==> inputs of trial 29 <==
==> flow/design.v (excerpt) <==
module gioco(
	i_ani_stb,														 
	i_clk,															 
	i_rst,															 
	i_animate,														 
	i_dx, 															 
	i_sx,																 
	i_start,															 
	o_x1_pal, o_x2_pal,											 
	o_y1_pal, o_y2_pal,
	o_x1_nav, o_x2_nav,											 
	o_y1_nav, o_y2_nav,
	bri1,bri2,bri3,bri4,bri5,bri6,bri7,bri8,bri9,bri10, 
	ok, ko,															 
	ff_life															 
);
Settings: LEC_CHECK=0, ABC_AREA=1, CAP_MARGIN=40, CORE_ASPECT_RATIO=0.94, CORE_MARGIN=2, CORE_UTILIZATION=72, CTS_CLUSTER_DIAMETER=177, CTS_CLUSTER_SIZE=97, SETUP_SLACK_MARGIN=-1.5, SLEW_MARGIN=20, TNS_END_PERCENT=20; clock period 17.7 ns.
run.sh (not shown) runs the stock make flow with config.mk's settings and CLKGATE_MAP_FILE=.
==> build 8 (differences from trial 29) <==
Settings changed: ABC_AREA 1 to unset, CAP_MARGIN 40 to 20, CORE_ASPECT_RATIO 0.94 to unset, CTS_CLUSTER_DIAMETER 177 to 228, CTS_CLUSTER_SIZE 97 to 36, SETUP_SLACK_MARGIN -1.5 to 0.96, TNS_END_PERCENT 20 to unset.
==> flow/constraint.sdc (replaced) <==
create_clock -name core_clock -period 16.2 [get_ports {i_clk}]
set_input_delay 3.2400 -clock core_clock [delete_from_list [all_inputs] [get_ports {i_clk}]]
set_output_delay 3.2400 -clock core_clock [all_outputs]
set_load 0.01 [all_outputs]
==> notes <==
- Build 8 failed in global routing (5_1_grt). Trial 29 completed and failed the layout checks on negative setup slack.
- In trial 29 the synthesized area is larger than in build 8, by about 6%.
- Between build 8 and trial 29, the lower die size is in build 8 (gap about 5.6%, measured against trial 29).
- Between trial 29 and build 8, the lower synthesized cell count is in build 8 (gap 31%, measured against build 8).

* * *

==> 08-10: inputs <==
Starting RTL as in the previous note.
==> flow/config.mk <==
export PLATFORM = sky130hd
export DESIGN_NAME = gioco
export DESIGN_NICKNAME = gioco
export VERILOG_FILES = /design/flow/design.v
export SDC_FILE = /design/flow/constraint.sdc
export NUM_CORES = 4
export LEC_CHECK = 0
export CAP_MARGIN = 20
export CORE_MARGIN = 2
export CORE_UTILIZATION = 71
export CTS_CLUSTER_DIAMETER = 205
export CTS_CLUSTER_SIZE = 40
export SLEW_MARGIN = 20
==> flow/constraint.sdc <==
create_clock -name core_clock -period 16.9 [get_ports {i_clk}]
set_input_delay 3.3800 -clock core_clock [delete_from_list [all_inputs] [get_ports {i_clk}]]
set_output_delay 3.3800 -clock core_clock [all_outputs]
set_load 0.01 [all_outputs]
==> 11-27 (differences from 08-10) <==
- CORE_UTILIZATION: 71 -> 68
- CTS_CLUSTER_DIAMETER: 205 -> default
==> notes <==
- 11-27 completed and failed the layout checks on setup timing. 08-10 did not get past global routing (ODB-0269).
- Synthesized area is the same in 08-10 and 11-27.
- In synthesized cell count, 08-10 and 11-27 do not differ.
- Die area: 08-10 is smaller than 11-27 (about 4%).
==> figures <==
item	08-10	11-27
Placed instance count	2342	2353
Row count	51	52
Gate Count Post-Synth	2002	2002
Pre-CTS worst setup slack	-0.609 ns	-0.358 ns
Die Y-Extent	144 um	147 um
Core utilization at floorplan	0.718	0.688
CTS H-tree lvls	3	3
Setup bufs post-CTS	13	18
Most common cell in the netlist	sky130_fd_sc_hd__nand2_1	sky130_fd_sc_hd__nand2_1
Outcome	stopped before the end	complete, but fails checks
Stage where the flow stopped	global routing	-
Violated checks	-	setup timing
Number of gates resized after CTS	33	23
CORE AREA	19300 um^2	20100 um^2
Complex Gates by Area	0.264	0.264
Placed inst area	15500 um^2	15600 um^2
Horizontal die dimension	144 um	147 um
HPWL after detailed placement	38800 um	40100 um
Routability congestion estimate	1.24	1.20
Die Area	20600 um^2	21500 um^2
Distinct cells, synth	107	107

* * *

==> trial 90 <==
Starting RTL as in the previous note.
make LEC_CHECK=0 ABC_AREA=1 CAP_MARGIN=35 CORE_MARGIN=2 CORE_UTILIZATION=50 CTS_CLUSTER_DIAMETER=129 CTS_CLUSTER_SIZE=21 MIN_ROUTING_LAYER=met1 PLACE_DENSITY_LB_ADDON=0.1 SETUP_SLACK_MARGIN=3.73 SLEW_MARGIN=20 finish   # period 15.2 ns
==> trial 39: changes against trial 90 <==
==> flow/config.mk (replaced) <==
export PLATFORM = sky130hd
export DESIGN_NAME = gioco
export DESIGN_NICKNAME = gioco
export VERILOG_FILES = /design/flow/design.v
export SDC_FILE = /design/flow/constraint.sdc
export NUM_CORES = 4
export LEC_CHECK = 0
export CAP_MARGIN = 20
export CORE_MARGIN = 2
export CORE_UTILIZATION = 9
export SLEW_MARGIN = 20
==> flow/constraint.sdc (replaced) <==
create_clock -name core_clock -period 30.7 [get_ports {i_clk}]
set_input_delay 6.1400 -clock core_clock [delete_from_list [all_inputs] [get_ports {i_clk}]]
set_output_delay 6.1400 -clock core_clock [all_outputs]
set_load 0.01 [all_outputs]
==> results <==
| metric | trial 39 | trial 90 |
|---|---|---|
| Status | no timing/DRC/antenna violations | finished with violations |
| Layout check failures | - | negative setup slack |
| Sum Neg Setup Slack | 0 ns | -1.60 ns |
| Tapcell Cnt | 2,030 | 384 |
| Area fraction in xor and xnor cells | 0.119 | 0.0625 |
| Yosys chip area | 0.0138 mm^2 | 0.0147 mm^2 |
| Worst clock skew on the final layout | 0.0148 ns | 0.0109 ns |
| Number of iterations in the first detailed-routing pass | 6 | 7 |
| First-pass GRT wire length | 91.9 mm | 86.7 mm |
| Core area | 0.152 mm^2 | 0.0288 mm^2 |
| Final cell utilization of the core | 0.115 | 0.689 |
| Hold endpoint | ff.o_blue6[1]$_SDFFE_PP1P_ | ff.o_ynav[9]$_SDFFE_PP0P_ |
| Transition time at the pin with the least slew margin | 1.24 ns | 1.00 ns |
| Synth Area in Simple Gates | 0.310 | 0.446 |
| Maximum fanout along the worst path | 14 | 6 |
| Clock transition at the register clock pins on the worst setup and hold paths after CTS | 0.08 ns | 0.07 ns |
| Final instance area | 0.0175 mm^2 | 0.0198 mm^2 |
| Global-route met2 utilization | 0.120 | 0.603 |
| Placement Setup Slack | 9.70 ns | -1.36 ns |
| Share of the synthesized area in the top cell type | 0.111 | 0.156 |

* * *

==> wip/delta <==
Starting RTL as in the previous note.
Settings: LEC_CHECK=0, ABC_AREA=1, CAP_MARGIN=20, CELL_PAD_IN_SITES_DETAIL_PLACEMENT=1, CORE_ASPECT_RATIO=1.36, CORE_MARGIN=6, CORE_UTILIZATION=35, GPL_TIMING_DRIVEN=0, HOLD_SLACK_MARGIN=-0.1, MIN_ROUTING_LAYER=met1, PLACE_DENSITY=0.92, SETUP_SLACK_MARGIN=0.7, SLEW_MARGIN=10; clock period 13.2 ns.
==> wip/juniper (differences from wip/delta) <==
ABC_AREA = default   (was 1)
CELL_PAD_IN_SITES_DETAIL_PLACEMENT = default   (was 1)
CORE_ASPECT_RATIO = default   (was 1.36)
CORE_MARGIN = 2   (was 6)
CORE_UTILIZATION = 72   (was 35)
CTS_CLUSTER_SIZE = 36   (was default)
GPL_TIMING_DRIVEN = default   (was 0)
HOLD_SLACK_MARGIN = default   (was -0.1)
MIN_ROUTING_LAYER = default   (was met1)
PLACE_DENSITY = default   (was 0.92)
PLACE_DENSITY_LB_ADDON = 0.28   (was default)
SETUP_SLACK_MARGIN = default   (was 0.7)
SLEW_MARGIN = 30   (was 10)
==> flow/constraint.sdc (replaced) <==
create_clock -name core_clock -period 16.2 [get_ports {i_clk}]
set_input_delay 3.2400 -clock core_clock [delete_from_list [all_inputs] [get_ports {i_clk}]]
set_output_delay 3.2400 -clock core_clock [all_outputs]
set_load 0.01 [all_outputs]
==> qor summary <==
metric                                                               wip/delta                wip/juniper
Outcome                                              aborted with a tool error  aborted with a tool error
Stage where the flow stopped                          global routing (5_1_grt)   global routing (5_1_grt)
Cell row count                                                              87                         50
Simple-Gate Fraction of Synth Area                                      0.4461                     0.3100
Total die size                                                      47060 um^2                 20350 um^2
Count of cells resized by post-cts repair                                  104                         34
Synth Seq Share                                                         0.1050                     0.1114
Number of cell instances after yosys synthesis                            2613                       2002
Post CTS Setup Buffer Count                                                 37                          7
Final HPWL DP                                                         67900 um                   40560 um
Area fraction in compound gates                                         0.1433                     0.2643
Post-placement cell count                                                 3246                       2320
XOR/XNOR Fraction of Synth Area                                        0.06248                     0.1190
Dpl ws                                                                -6199 ps                  -661.9 ps
Area of the core                                                    41360 um^2                 18770 um^2
Number of nets produced by synthesis                                      2731                       2120
Share of the synthesized area in the top cell type                      0.1557                     0.1114
Count of unique library cells instantiated by Yosys                         63                        107
DIE HEIGHT                                                            250.8 um                   142.6 um
Post-Synthesis Cell Area                                            14680 um^2                 13840 um^2
Cells after Synth                                                         2613                       2002
Adder Area Share                                                       0.09564                     0.1023
Synth area leader                                     sky130_fd_sc_hd__nand2_1   sky130_fd_sc_hd__dfxtp_1
Multiplexer share                                                            0                    0.02522
Total cell area reported by yosys after synthesis                   14680 um^2                 13840 um^2
Number of port buffers                                                      99                        100
Starting utilization of the core area                                   0.3549                     0.7374

* * *

==> build 24 <==
gioco again, from the RTL that the note above started with.
Settings: LEC_CHECK=0, ABC_AREA=1, CAP_MARGIN=20, CORE_MARGIN=2, CORE_UTILIZATION=72, CTS_CLUSTER_DIAMETER=349, CTS_CLUSTER_SIZE=21, GPL_ROUTABILITY_DRIVEN=0, PLACE_DENSITY_LB_ADDON=0.02, SLEW_MARGIN=25; clock period 10.9 ns.
==> inputs of trial 91, as changes to build 24 <==
ABC_AREA = not set   (was 1)
CTS_CLUSTER_DIAMETER = not set   (was 349)
CTS_CLUSTER_SIZE = 35   (was 21)
GPL_ROUTABILITY_DRIVEN = not set   (was 0)
PLACE_DENSITY_LB_ADDON = 0.28   (was 0.02)
SLEW_MARGIN = 35   (was 25)
==> flow/constraint.sdc (replaced) <==
create_clock -name core_clock -period 16.2 [get_ports {i_clk}]
set_input_delay 3.2400 -clock core_clock [delete_from_list [all_inputs] [get_ports {i_clk}]]
set_output_delay 3.2400 -clock core_clock [all_outputs]
set_load 0.01 [all_outputs]
==> inputs of build 98, as changes to build 24 <==
ABC_AREA = not set   (was 1)
CORE_UTILIZATION = 58   (was 72)
CTS_CLUSTER_DIAMETER = not set   (was 349)
CTS_CLUSTER_SIZE = not set   (was 21)
GPL_ROUTABILITY_DRIVEN = not set   (was 0)
PLACE_DENSITY_LB_ADDON = not set   (was 0.02)
SLEW_MARGIN = 20   (was 25)
==> flow/constraint.sdc (replaced) <==
create_clock -name core_clock -period 14.8 [get_ports {i_clk}]
set_input_delay 2.9600 -clock core_clock [delete_from_list [all_inputs] [get_ports {i_clk}]]
set_output_delay 2.9600 -clock core_clock [all_outputs]
set_load 0.01 [all_outputs]
==> inputs of build 62, as changes to build 24 <==
ABC_AREA = not set   (was 1)
CORE_MARGIN = 5   (was 2)
CORE_UTILIZATION = 64   (was 72)
CTS_CLUSTER_DIAMETER = not set   (was 349)
CTS_CLUSTER_SIZE = not set   (was 21)
GPL_ROUTABILITY_DRIVEN = not set   (was 0)
PLACE_DENSITY_LB_ADDON = not set   (was 0.02)
SLEW_MARGIN = 20   (was 25)
==> flow/constraint.sdc (replaced) <==
create_clock -name core_clock -period 24.0 [get_ports {i_clk}]
set_input_delay 4.8000 -clock core_clock [delete_from_list [all_inputs] [get_ports {i_clk}]]
set_output_delay 4.8000 -clock core_clock [all_outputs]
set_load 0.01 [all_outputs]
==> results <==
Static leakage power: build 98 7.713 nW; build 62 5.995 nW; trial 91 -; build 24 -
Non-filler instance count after layout: build 98 2,675; build 62 2,312; trial 91 -; build 24 -
Hold buffer count at cts: build 98 0; build 62 0; trial 91 0; build 24 -
Area enclosed by the die boundary: build 98 0.02511 mm²; build 62 0.02466 mm²; trial 91 0.02035 mm²; build 24 0.02155 mm²
Cell type with the largest total area: build 98 sky130_fd_sc_hd__dfxtp_1; build 62 sky130_fd_sc_hd__dfxtp_1; trial 91 sky130_fd_sc_hd__dfxtp_1; build 24 sky130_fd_sc_hd__nand2_1
Max capacitance violation total: build 98 0; build 62 0; trial 91 -; build 24 -
Area fraction in mux cells: build 98 2.522%; build 62 2.522%; trial 91 2.522%; build 24 0%
Post-detailed-route wirelength per cell: build 98 22.32 µm; build 62 22.92 µm; trial 91 -; build 24 -
Worst Reg-to-Reg Cells: build 98 90; build 62 89; trial 91 -; build 24 -
Max-area cell class: build 98 multi-input combinational cells; build 62 multi-input combinational cells; trial 91 -; build 24 -
Cells in synth_stat.txt: build 98 2,002; build 62 2,002; trial 91 2,002; build 24 2,613
Multi-input gate area in the final layout: build 98 0.01209 mm²; build 62 0.01139 mm²; trial 91 -; build 24 -
Latency at later pin: build 98 0.35 ns; build 62 0.36 ns; trial 91 -; build 24 -
Non-Clock Buffer Area Fraction: build 98 20.16%; build 62 8.386%; trial 91 -; build 24 -
Parity-gate share of the synthesized area counting xor and xnor cells: build 98 11.90%; build 62 11.90%; trial 91 11.90%; build 24 6.248%
Sequential Area: build 98 0.001546 mm²; build 62 0.001541 mm²; trial 91 -; build 24 -
Summed instance area of the synthesized netlist: build 98 0.01384 mm²; build 62 0.01384 mm²; trial 91 0.01384 mm²; build 24 0.01468 mm²
Category of the most critical setup path: build 98 flip-flop to flip-flop; build 62 flip-flop to flip-flop; trial 91 -; build 24 -
Combinational group share of total power: build 98 51.2%; build 62 43.5%; trial 91 -; build 24 -
Power consumption: build 98 0.9455 mW; build 62 0.5271 mW; trial 91 -; build 24 -
Number of combinational gates with multiple inputs: build 98 1,703; build 62 1,703; trial 91 -; build 24 -
Sw Ratio: build 98 41.59%; build 62 42.57%; trial 91 -; build 24 -
Required time worst endpoint: build 98 15.03 ns; build 62 24.23 ns; trial 91 -; build 24 -
Pwr per Cell Area: build 98 51.20 mW/mm²; build 62 34.50 mW/mm²; trial 91 -; build 24 -
Post-Place Cells: build 98 2,620; build 62 2,295; trial 91 2,320; build 24 -
Outcome: build 98 complete, but fails checks; build 62 no timing/DRC/antenna violations; trial 91 did not finish; build 24 did not finish
Stage where the flow stopped: build 98 -; build 62 -; trial 91 global routing; build 24 detailed placement
Violated checks: build 98 setup timing; build 62 -; trial 91 -; build 24 -
Power figures rest on the tool's default switching activity, not on a simulated workload.
